==> sierra <==
==> flow/design.v <==
`timescale 1ns / 1ns
module hexDecoder(input [3:0]binIn, output [6:0]HEX);
	wire [0:3]c = binIn;
	assign HEX[0] = ((~c[0] & ~c[1] & ~c[2] & c[3]) | (~c[0] & c[1] & ~c[2] & ~c[3]) | (c[0] & ~c[1] & c[2] & c[3]) | (c[0] & c[1] & ~c[2] & c[3]));
	assign HEX[1] = ((~c[0] & c[1] & ~c[2] & c[3]) | (~c[0] & c[1] & c[2] & ~c[3]) | (c[0] & ~c[1] & c[2] & c[3]) | (c[0] & c[1] & ~c[2] & ~c[3])| (c[0] & c[1] & c[2] & ~c[3]) | (c[0] & c[1] & c[2] & c[3]));
	assign HEX[2] = ((~c[0] & ~c[1] & c[2] & ~c[3]) | (c[0] & c[1] & ~c[2] & ~c[3]) | (c[0] & c[1] & c[2] & ~c[3]) | (c[0] & c[1] & c[2] & c[3]));
	assign HEX[3] = ((~c[0] & ~c[1] & ~c[2] & c[3]) | (~c[0] & c[1] & ~c[2] & ~c[3]) | (~c[0] & c[1] & c[2] & c[3]) | (c[0] & ~c[1] & ~c[2] & c[3])| (c[0] & ~c[1] & c[2] & ~c[3]) | (c[0] & c[1] & c[2] & c[3]));
	assign HEX[4] = ((~c[0] & ~c[1] & ~c[2] & c[3]) | (~c[0] & ~c[1] & c[2] & c[3]) | (~c[0] & c[1] & ~c[2] & ~c[3]) | (~c[0] & c[1] & ~c[2] & c[3])| (~c[0] & c[1] & c[2] & c[3]) | (c[0] & ~c[1] & ~c[2] & c[3]));
	assign HEX[5] = ((~c[0] & ~c[1] & ~c[2] & c[3]) | (~c[0] & ~c[1] & c[2] & ~c[3]) | (~c[0] & ~c[1] & c[2] & c[3]) | (~c[0] & c[1] & c[2] & c[3])| (c[0] & c[1] & ~c[2] & c[3]));
	assign HEX[6] = ((~c[0] & ~c[1] & ~c[2] & ~c[3]) | (~c[0] & ~c[1] & ~c[2] & c[3]) | (~c[0] & c[1] & c[2] & c[3]) | (c[0] & c[1] & ~c[2] & ~c[3]));
endmodule
module binaryToBCD(
    binaryIn,
	Millions,
	HundredThousands,
	TenThousands,
	Thousands,
	Hundreds,
	Tens,
	Ones
    );
    input [39:0] binaryIn;
    output reg[3:0] Ones;
	output reg[3:0] Tens;
	output reg[3:0] Hundreds;
	output reg[3:0] Thousands;
	output reg[3:0] TenThousands;
	output reg[3:0] HundredThousands;
	output reg[3:0] Millions;
    integer i;   
     always @(binaryIn)
        begin
			Millions= 4'd0;
			HundredThousands= 4'd0;
			TenThousands= 4'd0;
			Thousands= 4'd0;
			Hundreds= 4'd0;
			Tens= 4'd0;
			Ones= 4'd0;
            for (i = 21; i >=0; i = i-1)  
            begin
				if(Millions>=5)
					Millions = Millions +3;
				if(HundredThousands>=5)
					HundredThousands = HundredThousands +3;
				if(TenThousands>=5)
					TenThousands = TenThousands +3;
				if(Thousands>=5)
					Thousands = Thousands +3;
				if(Hundreds>=5)
					Hundreds = Hundreds +3;
				if(Tens>=5)
					Tens = Tens +3;
				if(Ones>=5)
					Ones = Ones +3;
				Millions = Millions<<1;
				Millions[0] = HundredThousands[3];
				HundredThousands = HundredThousands<<1;
				HundredThousands[0] = TenThousands[3];
				TenThousands = TenThousands<<1;
				TenThousands[0] = Thousands[3];
				Thousands = Thousands<<1;
				Thousands[0] = Hundreds[3];
				Hundreds = Hundreds<<1;
				Hundreds[0] = Tens[3];
				Tens = Tens<<1;
				Tens[0] = Ones[3];
				Ones = Ones<<1;
				Ones[0] = binaryIn[i];
            end
        end     
endmodule
`timescale 1ns / 1ns
module prevData(clock, reset, received_data_en, received_data, prev_data);
	input clock, reset, received_data_en;
	input [7:0]received_data;
	output reg [7:0] prev_data;
	reg [7:0] current_data;
	always@(posedge clock)begin
		if(reset)begin
			prev_data <= 0;
			current_data <= 0;
		end
		else if(received_data_en)begin
			prev_data <= current_data;
			current_data <= received_data;
		end
		else
			prev_data <= 0;
	end
endmodule
`timescale 1ns / 1ns
module logicController(clock, reset, received_data, received_data_en, click, buy, one, two, three, four, five, six, seven, eight, selection, upgradeClick);
	input clock, reset, received_data_en;
	input [7:0]received_data;
	output reg click, buy, one, two, three, four, five, six, seven, eight, selection, upgradeClick;
	localparam IDLE = 0, CLICK = 1, BUY = 2, ONE = 3, TWO = 4, THREE = 5, FOUR = 6, FIVE = 7, SIX = 8, SEVEN = 9, EIGHT = 10, UPGRADECLICK = 11;
	reg [4:0] currentState;
	reg [4:0] nextState;
	always@(*)begin
		case(currentState)
			IDLE:	begin
						if(received_data_en)begin
							if(received_data == 'h29)
								nextState = CLICK;
							else if(received_data == 'h5A)
								nextState = BUY;
							else if(received_data == 'h16)
								nextState = ONE;
							else if(received_data == 'h1E)
								nextState = TWO;
							else if(received_data == 'h26)
								nextState = THREE;
							else if(received_data == 'h25)
								nextState = FOUR;
							else if(received_data == 'h2E)
								nextState = FIVE;
							else if(received_data == 'h36)
								nextState = SIX;
							else if(received_data == 'h3D)
								nextState = SEVEN;
							else if(received_data == 'h3E)
								nextState = EIGHT;
							else if(received_data == 'h21)
								nextState = UPGRADECLICK;
							else
								nextState = IDLE;
						end
						else
							nextState = IDLE;
					end		
			CLICK: nextState = IDLE;
			BUY: nextState = IDLE;
			ONE: nextState = IDLE;
			TWO: nextState = IDLE;
			THREE: nextState = IDLE;
			FOUR: nextState = IDLE;
			FIVE: nextState = IDLE;
			SIX: nextState = IDLE;
			SEVEN: nextState = IDLE;
			EIGHT: nextState = IDLE;
			UPGRADECLICK: nextState = IDLE;
			default: nextState = IDLE;
		endcase
	end
	always@(*)begin
		click = 0;
		buy = 0; 
		one = 0; 
		two = 0; 
		three = 0; 
		four = 0; 
		five = 0; 
		six = 0; 
		seven = 0; 
		eight = 0;
		selection = 0;
		upgradeClick = 0;
		case(currentState)
			CLICK: click = 1;
			BUY: buy = 1;
			ONE:	begin
						one = 1;
						selection = 1;
					end
			TWO:	begin
						two = 1;
						selection = 1;
					end
			THREE:begin
						three = 1;
						selection = 1;
					end
			FOUR:	begin
						four = 1;
						selection = 1;
					end
			FIVE: begin
						five = 1;
						selection = 1;
					end
			SIX:	begin
						six = 1;
						selection = 1;
					end
			SEVEN:begin 
						seven = 1;
						selection = 1;
					end
			EIGHT:begin 
						eight = 1;
						selection = 1;
					end
			UPGRADECLICK: upgradeClick = 1;
			default: begin
				click = 0;
				buy = 0; 
				one = 0; 
				two = 0; 
				three = 0; 
				four = 0; 
				five = 0; 
				six = 0; 
				seven = 0; 
				eight = 0;
				selection = 0;
				upgradeClick = 0;
			end
		endcase
	end
	always@(posedge clock)begin
		if(reset)
			currentState <= IDLE;
		else
			currentState <= nextState;
	end
endmodule
`timescale 1ns / 1ns
module logicDatapath(clock, reset, pulse, money, prev_data, selectedAsset, click, buy, upgradeClick, one, two, three, four, five, six, seven, eight);
	input clock, reset, pulse, click, buy, upgradeClick, one, two, three, four, five, six, seven, eight;
	input[7:0] prev_data;
	output reg [39:0] money;
	localparam ONE = 0, TWO = 1, THREE = 2, FOUR = 3, FIVE = 4, SIX = 5, SEVEN = 6, EIGHT = 7, BREAK = 'hF0;
	output reg [7:0] selectedAsset;
	reg[29:0] rate; 
	reg[29:0] clickRate;
	reg[29:0] clickRateCost;
	reg[23:0] assetCost[7:0];
	reg[23:0] assetRates[7:0];
	wire enoughMoney = (money>= assetCost[selectedAsset]);
	wire enoughMoneyClick = (money >= clickRateCost);
	always@(*)begin
			assetCost[ONE] = 10;
			assetCost[TWO] = 40;
			assetCost[THREE] = 250;
			assetCost[FOUR] = 2000;
			assetCost[FIVE] = 10000;
			assetCost[SIX] = 100000;
			assetCost[SEVEN] = 1000000;
			assetCost[EIGHT] = 10000000;
			assetRates[ONE] = 1;
			assetRates[TWO] = 5;
			assetRates[THREE] = 15;
			assetRates[FOUR] = 60;
			assetRates[FIVE] = 800;
			assetRates[SIX] = 10000;
			assetRates[SEVEN] = 50000;
			assetRates[EIGHT] = 500000;
	end
	always@(posedge clock)begin
		if(reset)
			selectedAsset <= ONE;
		else if(prev_data == BREAK)
			selectedAsset <= selectedAsset;
		else if(one)
			selectedAsset <= ONE;
		else if(two)
			selectedAsset <= TWO;
		else if(three)
			selectedAsset <= THREE;
		else if(four)
			selectedAsset <= FOUR;
		else if(five)
			selectedAsset <= FIVE;
		else if(six)
			selectedAsset <= SIX;
		else if(seven)
			selectedAsset <= SEVEN;
		else if(eight)
			selectedAsset <= EIGHT;
		else 
			selectedAsset <= selectedAsset;
	end
	always@(posedge clock)begin
		if(reset)
			money <= 10;
		else if(prev_data == BREAK)
			money <= money;
		else if(click)
			money <= money + clickRate;
		else if(buy && enoughMoney)
			money <= money - assetCost[selectedAsset];
		else if(upgradeClick && enoughMoneyClick)
			money <= money - clickRateCost;
		else if(pulse)
			money <= money + rate;
		else
			money <= money;
	end
	always@(posedge clock)begin
		if(reset)
			rate <= 0;
		else if(prev_data == BREAK)
			rate <= rate;
		else if(buy && enoughMoney)
			rate <= rate + assetRates[selectedAsset];
		else
			rate <= rate;
	end
	always@(posedge clock)begin
		if(reset)begin
			clickRate <= 1;
			clickRateCost <= 10;
		end
		else if(prev_data == BREAK)begin
			clickRate <= clickRate;
			clickRateCost <= clickRateCost;
		end
		else if(upgradeClick && enoughMoneyClick)begin
			clickRate <= clickRate * 2;
			clickRateCost <= clickRateCost * 2;
		end
		else begin 
			clickRate <= clickRate;
			clickRateCost <= clickRateCost;
		end
	end
endmodule
`timescale 1ns / 1ns
module money_clicker(clk, rst, key_data, key_valid, tick, money, asset, HEX0, HEX1, HEX2, HEX3, HEX4, HEX5);
	input clk;
	input rst;
	input [7:0] key_data;
	input key_valid;
	input tick;
	output [39:0] money;
	output [7:0] asset;
	output [6:0] HEX0, HEX1, HEX2, HEX3, HEX4, HEX5;
	wire [3:0] Millions;
	wire [3:0] HundredThousands;
	wire [3:0] TenThousands;
	wire [3:0] Thousands;
	wire [3:0] Hundreds;
	wire [3:0] Tens;
	wire [3:0] Ones;
	wire click, buy, upgradeClick, one, two, three, four, five, six, seven, eight;
	wire [7:0] prev_data;
	wire selection;
	binaryToBCD convert (money[39:0], Millions[3:0], HundredThousands[3:0], TenThousands[3:0], Thousands[3:0], Hundreds[3:0], Tens[3:0], Ones[3:0]);
	hexDecoder H0(Ones[3:0], HEX0);
	hexDecoder H1(Tens[3:0], HEX1);
	hexDecoder H2(Hundreds[3:0], HEX2);
	hexDecoder H3(Thousands[3:0], HEX3);
	hexDecoder H4(TenThousands[3:0], HEX4);
	hexDecoder H5(HundredThousands[3:0], HEX5);
	prevData prev(clk, rst, key_valid, key_data, prev_data);
	logicController control(clk, rst, key_data, key_valid, click, buy, one, two, three, four, five, six, seven, eight, selection, upgradeClick);
	logicDatapath datapath(clk, rst, tick, money, prev_data, asset, click, buy, upgradeClick, one, two, three, four, five, six, seven, eight);
endmodule
==> flow/run.sh <==
#!/bin/bash
# the make line also repeats each setting of config.mk as NAME=value (left out here)
make -C /OpenROAD-flow-scripts/flow DESIGN_CONFIG=/design/flow/config.mk WORK_HOME=/design/flow/orfs CLKGATE_MAP_FILE= finish
==> flow/config.mk <==
export PLATFORM = sky130hd
export DESIGN_NAME = money_clicker
export DESIGN_NICKNAME = money_clicker
export VERILOG_FILES = /design/flow/design.v
export SDC_FILE = /design/flow/constraint.sdc
export NUM_CORES = 4
export LEC_CHECK = 0
export ABC_AREA = 1
export CAP_MARGIN = 25
export CORE_ASPECT_RATIO = 1.63
export CORE_MARGIN = 2
export CORE_UTILIZATION = 20
export CTS_CLUSTER_SIZE = 78
export GPL_ROUTABILITY_DRIVEN = 1
export GPL_TIMING_DRIVEN = 0
export MAX_ROUTING_LAYER = met5
export MIN_ROUTING_LAYER = met2
export PLACE_DENSITY_LB_ADDON = 0.03
export SETUP_SLACK_MARGIN = 3.84
export SLEW_MARGIN = 20
==> flow/constraint.sdc <==
create_clock -name core_clock -period 13.3 [get_ports {clk}]
set_input_delay 2.6600 -clock core_clock [delete_from_list [all_inputs] [get_ports {clk}]]
set_output_delay 2.6600 -clock core_clock [all_outputs]
set_load 0.01 [all_outputs]
==> maple: changes against sierra <==
==> flow/config.mk (replaced) <==
export PLATFORM = sky130hd
export DESIGN_NAME = money_clicker
export DESIGN_NICKNAME = money_clicker
export VERILOG_FILES = /design/flow/design.v
export SDC_FILE = /design/flow/constraint.sdc
export NUM_CORES = 4
export LEC_CHECK = 0
export CAP_MARGIN = 25
export CORE_ASPECT_RATIO = 1.63
export CORE_MARGIN = 2
export CORE_UTILIZATION = 20
export CTS_CLUSTER_DIAMETER = 143
export CTS_CLUSTER_SIZE = 78
export GPL_ROUTABILITY_DRIVEN = 1
export GPL_TIMING_DRIVEN = 0
export MAX_ROUTING_LAYER = met5
export MIN_ROUTING_LAYER = met2
export PLACE_DENSITY_LB_ADDON = 0.11
export SETUP_SLACK_MARGIN = 1.11
export SLEW_MARGIN = 20
==> cedar: changes against sierra <==
==> flow/config.mk (replaced) <==
export PLATFORM = sky130hd
export DESIGN_NAME = money_clicker
export DESIGN_NICKNAME = money_clicker
export VERILOG_FILES = /design/flow/design.v
export SDC_FILE = /design/flow/constraint.sdc
export NUM_CORES = 4
export LEC_CHECK = 0
export CAP_MARGIN = 20
export CORE_MARGIN = 2
export CORE_UTILIZATION = 66
export SETUP_SLACK_MARGIN = -1.27
export SLEW_MARGIN = 20
==> flow/constraint.sdc (replaced) <==
create_clock -name core_clock -period 19.3 [get_ports {clk}]
set_input_delay 3.8600 -clock core_clock [delete_from_list [all_inputs] [get_ports {clk}]]
set_output_delay 3.8600 -clock core_clock [all_outputs]
set_load 0.01 [all_outputs]
==> notes.md <==
Implementation run completed; key figures follow.

Global route:
- The run gives the met3 usage as 0.284.
- Routing resource usage on met2 recorded by global route was 0.371.

Setup path:
- Among cell families on the critical path, the largest total delay comes from simple AND/OR/NAND/NOR gates.
- The critical path crosses 116 cells after its start point.

Final timing:
- The run puts the worst setup margin at -1.65 ns.
- The run puts the final setup violation count at 35.

Floorplanning:
- The run puts the standard cell core area at 0.104 mm2.

Status:
- The flow ran to the end, but the layout failed its checks.
- In this run the layout check failures are setup timing.

Routing:
- The run puts the detailed-route wire length at ~94000 um.

Clock network:
- The run gives the clock-pin slew of the registers on the worst-case setup and hold paths as 0.08 ns.

Hold path:
- The endpoint of the worst hold path is reported as prev.prev_data[2].
(the above is from sierra)
==> notes.md <==
Implementation run completed; key figures follow.

Final timing:
- The run puts the worst setup margin at -1.33 ns.
- The run gives the final setup violation count as 35.

Status:
- The run finished, with violations left.
- The report lists the violated layout checks as setup timing.

Setup path:
- The critical path crosses 83 cells after its start point.
- Among cell families on the critical path, the largest total delay comes from AND-OR/OR-AND gates.

Hold path:
- For hold timing, the worst endpoint is datapath.clickRate[29].

Clock network:
- The run puts the clock-pin slew of the registers on the worst-case setup and hold paths at approximately 0.060 ns.

Global route:
- The run gives the global routing met2 resource utilization as 0.670.
- The global routing report lists met3 layer usage as 0.0455.

Floorplanning:
- The run gives the standard cell core area as 0.0366 mm2.

Routing:
- Summed over all nets, wire length on met2 after detailed routing comes to 39200 um.
- The run puts the detailed-route wire length at 80400 um.
(the above is from cedar)
==> notes.md <==
Implementation run completed; key figures follow.

Status:
- The flow ran to the end, but the layout failed its checks.
- The reasons given for failing layout checks are setup timing.

Global route:
- The run gives the met3 usage as 0.274.

Final timing:
- For this run, the final setup violation count is recorded as 42.
- The run puts the worst setup margin at -5.53 ns.

Routing:
- The run puts the detailed-route wire length at 116000 um.

Setup path:
- The run gives the dominant delay contributor by cell family on the critical path as AND-OR/OR-AND gates.

Clock network:
- Looking at the worst setup and hold paths, the clock pins of their registers show a slew of around 0.080 ns.

Pwr:
(the above is from maple)
Treat power and IR drop as tool artefacts here; the default activity estimate runs too high for this design.
